==> flow/design.v <==
module  rgb_hsv(
	input                         clk,
	input                         rst,	
	input	     [7:0]            rgb_r,
	input	     [7:0]            rgb_g,
	input	     [7:0]            rgb_b,	
	output reg [8:0] 			  hsv_h, 
	output reg [7:0] 			  hsv_s, 
	output reg [7:0] 			  hsv_v  
);
reg [7:0] top; 
reg [13:0] top_60; 
reg [2:0] rgb_se;
reg [2:0] rgb_se_n; 
reg [7:0] max; 
reg [7:0] min; 
reg [7:0] max_min; 
reg [7:0] hsv_s_m;
reg [7:0] max_n;
reg [7:0] division; 
wire r_g, r_b, g_b;
assign r_g = (rgb_r > rgb_g)? 1'b1:1'b0; 
assign r_b = (rgb_r > rgb_b)? 1'b1:1'b0; 
assign g_b = (rgb_g > rgb_b)? 1'b1:1'b0; 
always @ (posedge clk or negedge rst)
begin
	if (!rst)
	begin
		max <= 8'd0;
		min <= 8'd0;
		top <= 8'd0;
		rgb_se <= 3'b010;
	end
	else 
	begin
	case ({r_g,r_b,g_b})
	3'b000:
			begin 
			max <= rgb_b;
			min <= rgb_r;
			top <= rgb_g - rgb_r; 
			rgb_se <= 3'b000;
			end
	3'b001:
			begin 
			max <= rgb_g;
			min <= rgb_r;
			top <= rgb_b - rgb_r; 
			rgb_se <= 3'b001;
			end
	3'b011:
			begin 
			max <= rgb_g;
			min <= rgb_b;
			top <= rgb_r - rgb_b; 
			rgb_se <= 3'b011;
			end
	3'b100:
			begin 
			max <= rgb_b;
			min <= rgb_g;
			top <= rgb_r - rgb_g; 
			rgb_se <= 3'b100;
			end
	3'b110:
			begin 
			max <= rgb_r;
			min <= rgb_g;
			top <= rgb_b - rgb_g; 
			rgb_se <= 3'b110;
			end
	3'b111:
			begin 
			max <= rgb_r;
			min <= rgb_b;
			top <= rgb_g - rgb_b; 
			rgb_se <= 3'b111;
			end
	default
			begin
			max <= 8'd0;
			min <= 8'd0;
			top <= 8'd0;
			rgb_se <= 3'b010;
			end
	endcase
end
end
always @ (posedge clk or negedge rst)
begin
	if (!rst)
		begin
		top_60 <= 14'd0;
		rgb_se_n <= 3'b010;
		max_min <= 8'd0;
		max_n <= 8'd0;
		end
	else
		begin
		top_60 <= {top,6'b000000} - {top,2'b00}; 
		rgb_se_n <= rgb_se;
		max_min <= max - min;
		max_n <= max;
		end
end
always @ (*)
begin
	division = (max_min > 8'd0) ? top_60 / max_min : 8'd240; 
end
always @ (posedge clk or negedge rst)
begin
	if (!rst)
		hsv_h <= 9'd0;
	else 
	begin
	case (rgb_se_n)
	3'b000:
			hsv_h <= 9'd240 - division; 
	3'b001:
			hsv_h <= 9'd120 + division; 
	3'b011:
			hsv_h <= 9'd120 - division; 
	3'b100:
			hsv_h <= 9'd240 + division; 
	3'b110:
			hsv_h <= 9'd360 - division; 
	3'b111:
			hsv_h <= division; 
	default
			hsv_h <= 9'd0;
	endcase
end
end
always @ (*)
begin
	hsv_s_m = (max_n > 8'd0)? ((max_min == max_n) ? 8'd255 : {max_min[7:0],8'b00000000} / max_n) : 8'd0;
end
always@(posedge clk or negedge rst)
begin
	if (!rst)
      hsv_s <= 8'd0;
	else
	hsv_s <= hsv_s_m;
end
always@(posedge clk or negedge rst)
begin
  if (!rst)
  hsv_v <= 8'd0;
  else
  hsv_v <= max_n;
 end
endmodule
module HSVComparator (
    input   clk,
    input wire [8:0] hsv_get_h, hsv_get_s, hsv_get_v,
    input wire [8:0] hsv_set_h, hsv_set_s, hsv_set_v,
    input wire [2:0] threshold_level,
    output reg [1:0] similar_flag  
);
parameter THRESHOLD1_H = 60, THRESHOLD1_S = 32, THRESHOLD1_V = 32;   
parameter THRESHOLD2_H = 15, THRESHOLD2_S = 8,  THRESHOLD2_V = 8;  
parameter THRESHOLD3_H = 10, THRESHOLD3_S = 5,  THRESHOLD3_V = 5;  
parameter THRESHOLD4_H = 5,  THRESHOLD4_S = 3,  THRESHOLD4_V = 3;   
reg [8:0] h_diff, s_diff, v_diff;
function [8:0] abs_diff;
    input [8:0] a, b;
    if (a > b) begin
        abs_diff = a - b;
    end else begin
        abs_diff = b - a;
    end
endfunction
always @(posedge clk) begin
    similar_flag <= 2'b0;  
    h_diff = abs_diff(hsv_get_h, hsv_set_h);
    s_diff = abs_diff(hsv_get_s, hsv_set_s);
    v_diff = abs_diff(hsv_get_v, hsv_set_v);
    if (h_diff > 180) begin
        h_diff = 360 - h_diff;
    end
    if ({hsv_set_h,hsv_set_s,hsv_set_v} == 24'b0)begin
        similar_flag <= 2'b10;
    end
    else begin
    case(threshold_level)
        3'b000: begin  
            if (h_diff <= THRESHOLD1_H && s_diff <= THRESHOLD1_S && v_diff <= THRESHOLD1_V) begin
                similar_flag <= 2'b01;  
            end
        end
        3'b001: begin  
            if (h_diff <= THRESHOLD2_H && s_diff <= THRESHOLD2_S && v_diff <= THRESHOLD2_V) begin
                similar_flag <= 2'b01;  
            end
        end
        3'b010: begin  
            if (h_diff <= THRESHOLD3_H && s_diff <= THRESHOLD3_S && v_diff <= THRESHOLD3_V) begin
                similar_flag <= 2'b01;  
            end
        end
        3'b111: begin  
            if (h_diff <= THRESHOLD4_H && s_diff <= THRESHOLD4_S && v_diff <= THRESHOLD4_V) begin
                similar_flag <= 2'b01;  
            end
        end
        default: ;  
    endcase 
    end
end
endmodule
module color_match (
    input  wire       clk,
    input  wire       rst_n,
    input  wire [7:0] get_r,
    input  wire [7:0] get_g,
    input  wire [7:0] get_b,
    input  wire [7:0] set_r,
    input  wire [7:0] set_g,
    input  wire [7:0] set_b,
    input  wire [2:0] threshold_level,
    output wire [8:0] get_h,
    output wire [7:0] get_s,
    output wire [7:0] get_v,
    output wire [8:0] set_h,
    output wire [7:0] set_s,
    output wire [7:0] set_v,
    output wire [1:0] similar_flag
);
    rgb_hsv rgb_hsv_get_inst (
        .clk   (clk),
        .rst   (rst_n),
        .rgb_r (get_r),
        .rgb_g (get_g),
        .rgb_b (get_b),
        .hsv_h (get_h),
        .hsv_s (get_s),
        .hsv_v (get_v)
    );
    rgb_hsv rgb_hsv_set_inst (
        .clk   (clk),
        .rst   (rst_n),
        .rgb_r (set_r),
        .rgb_g (set_g),
        .rgb_b (set_b),
        .hsv_h (set_h),
        .hsv_s (set_s),
        .hsv_v (set_v)
    );
    HSVComparator HSVComparator_inst (
        .clk             (clk),
        .hsv_get_h       (get_h),
        .hsv_get_s       ({1'b0, get_s}),
        .hsv_get_v       ({1'b0, get_v}),
        .hsv_set_h       (set_h),
        .hsv_set_s       ({1'b0, set_s}),
        .hsv_set_v       ({1'b0, set_v}),
        .threshold_level (threshold_level),
        .similar_flag    (similar_flag)
    );
endmodule
export LEC_CHECK = 0
export CAP_MARGIN = 20
export CELL_PAD_IN_SITES_GLOBAL_PLACEMENT = 1
export CORE_MARGIN = 3
export CORE_UTILIZATION = 40
export CTS_CLUSTER_SIZE = 45
export MAX_ROUTING_LAYER = met4
export SLEW_MARGIN = 20
create_clock -name core_clock -period 28.0 [get_ports {clk}]
run.sh (not shown) runs the stock make flow with config.mk's settings and CLKGATE_MAP_FILE=.
Rerun with:
CELL_PAD_IN_SITES_GLOBAL_PLACEMENT = unset   (was 1)
CORE_ASPECT_RATIO = 1.21   (was unset)
CORE_MARGIN = 2   (was 3)
CORE_UTILIZATION = 68   (was 40)
CTS_CLUSTER_SIZE = unset   (was 45)
HOLD_SLACK_MARGIN = -0.07   (was unset)
MAX_ROUTING_LAYER = unset   (was met4)
PLACE_DENSITY = 0.6   (was unset)
SETUP_SLACK_MARGIN = -2.0   (was unset)
TNS_END_PERCENT = 65   (was unset)
After rerunning: The new run completed, yet does not pass: negative setup slack. First-iteration DRC count increases by a quarter to a third. Wire length decreases by about a fifth. Cell count decreases by roughly a tenth. Hold slack barely changes. Design area decreases by a few percent. Worst setup slack got worse by 1.8 ns. Register-to-register slack got worse by 1.8 ns. Non-clock buffer count decreases by 143.

========
== oak ==
// color_match: RTL as listed in full above, without the edits since
==> flow/config.mk <==
export PLATFORM = sky130hd
export DESIGN_NAME = color_match
export DESIGN_NICKNAME = color_match
export VERILOG_FILES = /design/flow/design.v
export SDC_FILE = /design/flow/constraint.sdc
export NUM_CORES = 4
export LEC_CHECK = 0
export ABC_AREA = 1
export CAP_MARGIN = 20
export CORE_MARGIN = 2
export CORE_UTILIZATION = 72
export CTS_CLUSTER_DIAMETER = 357
export CTS_CLUSTER_SIZE = 80
export MAX_ROUTING_LAYER = met4
export PLACE_DENSITY_LB_ADDON = 0.03
export SETUP_SLACK_MARGIN = -1.5
export SLEW_MARGIN = 20
==> flow/constraint.sdc <==
create_clock -name core_clock -period 21.4 [get_ports {clk}]
set_input_delay 4.2800 -clock core_clock [delete_from_list [all_inputs] [get_ports {clk}]]
set_output_delay 4.2800 -clock core_clock [all_outputs]
set_load 0.01 [all_outputs]
oak did not make it past global routing (5_1_grt), where a tool error ended it.
For pine, these inputs were changed with respect to oak:
==> flow/config.mk <==
export PLATFORM = sky130hd
export DESIGN_NAME = color_match
export DESIGN_NICKNAME = color_match
export VERILOG_FILES = /design/flow/design.v
export SDC_FILE = /design/flow/constraint.sdc
export NUM_CORES = 4
export LEC_CHECK = 0
export CAP_MARGIN = 20
export CORE_MARGIN = 2
export CORE_UTILIZATION = 65
export MAX_ROUTING_LAYER = met4
export SETUP_SLACK_MARGIN = 4.43
export SLEW_MARGIN = 20
==> flow/constraint.sdc <==
create_clock -name core_clock -period 29.3 [get_ports {clk}]
set_input_delay 5.8600 -clock core_clock [delete_from_list [all_inputs] [get_ports {clk}]]
set_output_delay 5.8600 -clock core_clock [all_outputs]
set_load 0.01 [all_outputs]
[summary]
Status pine: flow complete, layout not clean - setup timing. Vertical die size, pine and oak: lower on oak. Taking pine over oak, the post-DP HPWL ratio works out to 0.858. The number of gates resized after cts in pine was higher than what oak gave. Area of the core region: pine worse than oak. Post-synth net total down about 13% in pine wrt oak.
> inputs changed (pine -> birch)
--- a/flow/config.mk
+++ b/flow/config.mk
@@ -8,6 +8,5 @@
 export CAP_MARGIN = 20
 export CORE_MARGIN = 2
-export CORE_UTILIZATION = 65
-export MAX_ROUTING_LAYER = met4
-export SETUP_SLACK_MARGIN = 4.43
+export CORE_UTILIZATION = 40
+export PLACE_DENSITY = 0.6
 export SLEW_MARGIN = 20
==> flow/constraint.sdc <==
create_clock -name core_clock -period 28.0 [get_ports {clk}]
set_input_delay 5.6000 -clock core_clock [delete_from_list [all_inputs] [get_ports {clk}]]
set_output_delay 5.6000 -clock core_clock [all_outputs]
set_load 0.01 [all_outputs]
==> comparison <==
- Measured against each other, pine and birch differ in share of the core filled with cells, the higher figure coming from pine.
- Both conditions hold for birch: the flow ran to the end and the final layout passed the timing, DRC and antenna checks.
- Final net count: birch vs pine down about 5%
- birch ended with less layout overhead on the synthesized area than pine.
- Cmp pine and birch / well-tap cell count / lower: pine
- Count of plain and timing-repair buffers went down by more than a quarter going from pine to birch.
- Relative to pine, worst setup slack has increased by 2.17 ns in birch.
- In birch, the final wirelength came out 23% below the value in pine.
- Looking at worst setup timing slack at the placement stage across both flows, birch is the weaker of the two, with pine ahead.
- | design area | birch vs pine | 8.5% lower |
Input changes introduced in maple (baseline for comparison: birch):
--- a/flow/config.mk
+++ b/flow/config.mk
@@ -8,5 +8,5 @@
 export CAP_MARGIN = 20
 export CORE_MARGIN = 2
-export CORE_UTILIZATION = 40
+export CORE_UTILIZATION = 45
 export PLACE_DENSITY = 0.6
 export SLEW_MARGIN = 20
==> flow/constraint.sdc <==
create_clock -name core_clock -period 17.2 [get_ports {clk}]
set_input_delay 3.4400 -clock core_clock [delete_from_list [all_inputs] [get_ports {clk}]]
set_output_delay 3.4400 -clock core_clock [all_outputs]
set_load 0.01 [all_outputs]
### Flow results
Of maple and birch, just one finished clean: birch. Looking at growth of design area from synthesis to finish, maple sits 33 points higher than birch does. Compared with birch, maple shows total half-perimeter wirelength after legalization and detailed placement that has gone up by more than 10%. Looking at highest routing layer actually used, the met4 result is from birch; the met5 one comes from maple. maple has transition time at the pin with the least slew margin below what birch had. Sort maple and birch by met1 routing resource usage after global routing, ascending, and birch comes first. Core utilization was higher in maple than in birch. Taking maple over birch, the total via count after detailed routing ratio works out to 1.16. Against birch, maple comes in 0.33 points lower on clock-cell share of area.

========
Starts from the design.v that is shown in full above.
make LEC_CHECK=0 ABC_AREA=1 CAP_MARGIN=20 CORE_ASPECT_RATIO=1.43 CORE_MARGIN=2 CORE_UTILIZATION=72 CTS_CLUSTER_DIAMETER=243 CTS_CLUSTER_SIZE=47 MAX_ROUTING_LAYER=met4 PLACE_DENSITY_LB_ADDON=0.01 SETUP_SLACK_MARGIN=3.45 SLEW_MARGIN=25 TNS_END_PERCENT=10 finish   # period 27.5 ns
The first run never finished: it broke off in global routing (5_1_grt).
Then changed:
ABC_AREA = unset   (was 1)
CORE_ASPECT_RATIO = unset   (was 1.43)
CORE_UTILIZATION = 65   (was 72)
CTS_CLUSTER_DIAMETER = unset   (was 243)
CTS_CLUSTER_SIZE = unset   (was 47)
PLACE_DENSITY = 0.6   (was unset)
PLACE_DENSITY_LB_ADDON = unset   (was 0.01)
SETUP_SLACK_MARGIN = 3.64   (was 3.45)
SLEW_MARGIN = 20   (was 25)
TNS_END_PERCENT = unset   (was 10)
clock period = 28.0 ns   (was 27.5 ns; I/O delays follow)
Now the flow completed, yet does not pass: negative setup slack.
Area after synthesis went up by about 0.7%.
Die size goes up by 11%.
Synthesized cell count came out lower by 15%.

========
RTL: the design.v shown in full above, as it stands there.
Settings: LEC_CHECK=0, ABC_AREA=1, CAP_MARGIN=20, CORE_MARGIN=2, CORE_UTILIZATION=71, CTS_CLUSTER_DIAMETER=236, CTS_CLUSTER_SIZE=33, HOLD_SLACK_MARGIN=-0.1, PLACE_DENSITY=0.95, SLEW_MARGIN=20; clock period 18.3 ns.
The first run failed in clock tree synthesis.
==> next run, changes <==
Settings changed: ABC_AREA 1 to unset, CORE_UTILIZATION 71 to 72, CTS_CLUSTER_DIAMETER 236 to unset, CTS_CLUSTER_SIZE 33 to 37, HOLD_SLACK_MARGIN -0.1 to unset, PLACE_DENSITY 0.95 to unset, SETUP_SLACK_MARGIN set to 4.43.
Clock period 18.3 ns to 29.6 ns, I/O delays scaled along.
Effect: The new run failed in global routing; synthesized cell count fell by 15%; die area goes down by 0.67%; area after synthesis went up by 0.72%.
==> next run, changes <==
Settings changed: CORE_UTILIZATION 72 to 65, CTS_CLUSTER_SIZE 37 to unset, MAX_ROUTING_LAYER set to met4, SETUP_SLACK_MARGIN 4.43 to 4.39.
Now the flow produced a clean layout.
Die area rose by 11%.
Area after synthesis is unchanged.
Synthesized cell count stays the same.
==> next run, changes <==
Settings changed: CORE_UTILIZATION 65 to 72, CTS_CLUSTER_DIAMETER set to 334, CTS_CLUSTER_SIZE set to 37.
Result: This time the run stopped in global routing on GRT-0232. Die area falls by roughly a tenth. Synthesized cell count does not change. Area after synthesis is unchanged.
==> next run, changes <==
Settings changed: CORE_UTILIZATION 72 to 44, CTS_CLUSTER_DIAMETER 334 to unset, CTS_CLUSTER_SIZE 37 to unset, MAX_ROUTING_LAYER met4 to unset, PLACE_DENSITY set to 0.6, SETUP_SLACK_MARGIN 4.39 to unset.
Clock period 29.6 ns to 27.2 ns, I/O delays scaled along.
- With this change the flow ran to the end with no violations
- area after synthesis does not change
- die size rose by 62%
- synthesized cell count stays the same

========
== run A ==
RTL: the design.v shown in full above, as it stands there.
Settings: LEC_CHECK=0, ABC_AREA=1, CAP_MARGIN=20, CORE_MARGIN=2, CORE_UTILIZATION=48, CTS_CLUSTER_DIAMETER=96, CTS_CLUSTER_SIZE=100, PLACE_DENSITY=0.92, SLEW_MARGIN=20, TNS_END_PERCENT=35; clock period 28.0 ns.
The following lists how run B was set up differently from run A:
- a deleted ABC_AREA that had been 1
- a deleted CTS_CLUSTER_SIZE that had been 100
- a change of PLACE_DENSITY from 0.92 to 0.6
- a deleted CTS_CLUSTER_DIAMETER that had been 96
- an added CORE_ASPECT_RATIO of 1.22
- a change of TNS_END_PERCENT from 35 to 60
- an added SETUP_SLACK_MARGIN of -2.0
- a change of CORE_UTILIZATION from 48 to 40
Findings:
As far as post-synth tally of flip-flops with integrated enable goes, run B and run A are indistinguishable; the numbers are identical. Run B gives more final antenna diode count than run A did. STATUS run=run B STAGES=ALL_DONE FINAL_CHECKS=FAILED CAUSE=setup timing. Summary — post-synth area from yosys stat, run B relative to run A: higher, by about 0.7%. When run B is measured against run A, its critical path depth turns out 19% lower. Run A → run B: proportion of cell area occupied by registers moved down; count of inverters not on the clock network in the layout moved down; global-route wire length before repair moved up.
Setup changes, run B to run C
- a deleted CORE_ASPECT_RATIO that had been 1.22
- an added CTS_CLUSTER_DIAMETER of 79
- an added ABC_AREA of 0
- a change of TNS_END_PERCENT from 60 to 35
- a change of CORE_UTILIZATION from 40 to 48
- a change of SETUP_SLACK_MARGIN from -2.0 to -1.85
- an added CTS_CLUSTER_SIZE of 100
- a change of PLACE_DENSITY from 0.6 to 0.77
### Flow results
Run C finished every stage; the final checks, however, were not passed, the failures being setup timing. Summary of run C over run B: sequential share of layout area ~0 delta, non-clock buffer instance count of the final layout lost 29, proportion of cell area spent on the clock network flat. Comparing run B and run C, the higher final instance area is on run B. Going from run B to run C, final non-filler cell total shrank by 2.9%; setup slack went down.
## Diff of input files: run D against run C
- a change of CTS_CLUSTER_SIZE from 100 to 45
- a deleted CTS_CLUSTER_DIAMETER that had been 79
- an added GPL_ROUTABILITY_DRIVEN of 0
- a change of CORE_MARGIN from 2 to 3
- a deleted ABC_AREA that had been 0
- a deleted TNS_END_PERCENT that had been 35
- a deleted PLACE_DENSITY that had been 0.77
- an added CELL_PAD_IN_SITES_GLOBAL_PLACEMENT of 1
- a change of CORE_UTILIZATION from 48 to 40
- a deleted SETUP_SLACK_MARGIN that had been -1.85
- an added MIN_ROUTING_LAYER of met2
- an added MAX_ROUTING_LAYER of met5
Findings:
- Run D finished every step from synthesis to the final layout, and the layout passed the timing, DRC and antenna checks.
- Going from run C to run D, synthesized cell count held; total number of cells along the worst setup path went up by 4; combined global-route utilization of all metal layers went up by 13 points.
- | minimum setup slack after placement | lower: run D |
- Run D: final worst setup slack 1350 ps above run C
